==> job 3172: inputs <==
Design CPU, start of the top module:
module CPU(input clk,rst,
           output [11:0] imem_addr, input [18:0] imem_data,
           output [7:0] dmem_addr, dmem_wdata, output dmem_we, dmem_re, input [7:0] dmem_rdata);
  wire pop,push,memorywrite,memoryread,writeReg,selRR2,selALU2,selpc,ldz,ldc,selz,selc;
  wire[1:0] selWD,selRet;
  wire[2:0] ALUfn;
  wire ze,c;
  wire[5:0] code;
  datapath dp(pop,push,memorywrite,memoryread,writeReg,selRR2,selALU2,selpc,ldz,ldc,selz,selc,selWD,selRet,ALUfn,clk,rst, ze,c,code,
              imem_addr, imem_data, dmem_addr, dmem_wdata, dmem_rdata);
  controller cl( code, ze,c,rst, pop,push,memorywrite,memoryread,writeReg,selRR2,selALU2,selpc,ldz,ldc,selz,selc,selWD,selRet,ALUfn);
  assign dmem_we = memorywrite;
  assign dmem_re = memoryread;
endmodule
==> flow/config.mk <==
export PLATFORM = sky130hd
export DESIGN_NAME = CPU
export DESIGN_NICKNAME = CPU
export VERILOG_FILES = /design/flow/design.v
export SDC_FILE = /design/flow/constraint.sdc
export NUM_CORES = 4
export LEC_CHECK = 0
export ABC_AREA = 1
export CAP_MARGIN = 20
export CORE_MARGIN = 2
export CORE_UTILIZATION = 57
export CTS_CLUSTER_DIAMETER = 371
export CTS_CLUSTER_SIZE = 99
export SLEW_MARGIN = 20
==> flow/constraint.sdc <==
create_clock -name core_clock -period 2.81 [get_ports {clk}]
set_input_delay 0.5620 -clock core_clock [delete_from_list [all_inputs] [get_ports {clk}]]
set_output_delay 0.5620 -clock core_clock [all_outputs]
set_load 0.01 [all_outputs]
run.sh (not shown) runs the stock make flow with config.mk's settings and CLKGATE_MAP_FILE=.
==> job 1197: changes against job 3172 <==
- CELL_PAD_IN_SITES_DETAIL_PLACEMENT: unset -> 0
- CORE_UTILIZATION: 57 -> 67
- CTS_CLUSTER_DIAMETER: 371 -> unset
- CTS_CLUSTER_SIZE: 99 -> unset
- GPL_TIMING_DRIVEN: unset -> 1
- MAX_ROUTING_LAYER: unset -> met4
- MIN_ROUTING_LAYER: unset -> met2
- TNS_END_PERCENT: unset -> 95
==> flow/constraint.sdc (replaced) <==
create_clock -name core_clock -period 4.85 [get_ports {clk}]
set_input_delay 0.9700 -clock core_clock [delete_from_list [all_inputs] [get_ports {clk}]]
set_output_delay 0.9700 -clock core_clock [all_outputs]
set_load 0.01 [all_outputs]
==> job 4102: changes against job 3172 <==
- ABC_AREA: 1 -> unset
- CORE_ASPECT_RATIO: unset -> 0.94
- CORE_MARGIN: 2 -> 6
- CORE_UTILIZATION: 57 -> 48
- CTS_CLUSTER_DIAMETER: 371 -> 298
- CTS_CLUSTER_SIZE: 99 -> 98
- PLACE_DENSITY: unset -> 0.39
- TNS_END_PERCENT: unset -> 5
==> flow/constraint.sdc (replaced) <==
create_clock -name core_clock -period 7.5 [get_ports {clk}]
set_input_delay 1.5000 -clock core_clock [delete_from_list [all_inputs] [get_ports {clk}]]
set_output_delay 1.5000 -clock core_clock [all_outputs]
set_load 0.01 [all_outputs]
==> qor summary <==
	job 3172	job 4102	job 1197
Category of the critical setup timing path	in -> out	in -> out	-
Worst path depth	24	21	-
Setup repair bufs after CTS	37	9	30
Non-Clock Buffer Count	445	215	-
Hold Crit Start	dp.Stack.memory[87]$_DFFE_PP0P_	dp.Stack.memory[84]$_DFFE_PP0P_	-
Met2 WL post-DR	25600 µm	18200 µm	-
Number of flip-flops and latches	174	174	-
Cell seen most often among critical-path stages	nand2_4	buf_4	-
Fin. max-slew vios	0	0	-
Horizontal die dimension	153 µm	181 µm	141 µm
Result of the run	finished with violations	finished clean	stopped before the end
Failing step	-	-	global routing (5_1_grt)
Layout check failures	setup timing	-	-
Tap Cells	280	354	-
Full die area	0.0234 mm²	0.0309 mm²	0.0200 mm²
Count of nets after finishing	2235	1630	-
Via density per instance	6.32	6.14	-
Buffering stage count on the worst path with inverters included	6	8	-
Required time at the endpoint of the critical path	2.25 ns	6.00 ns	-
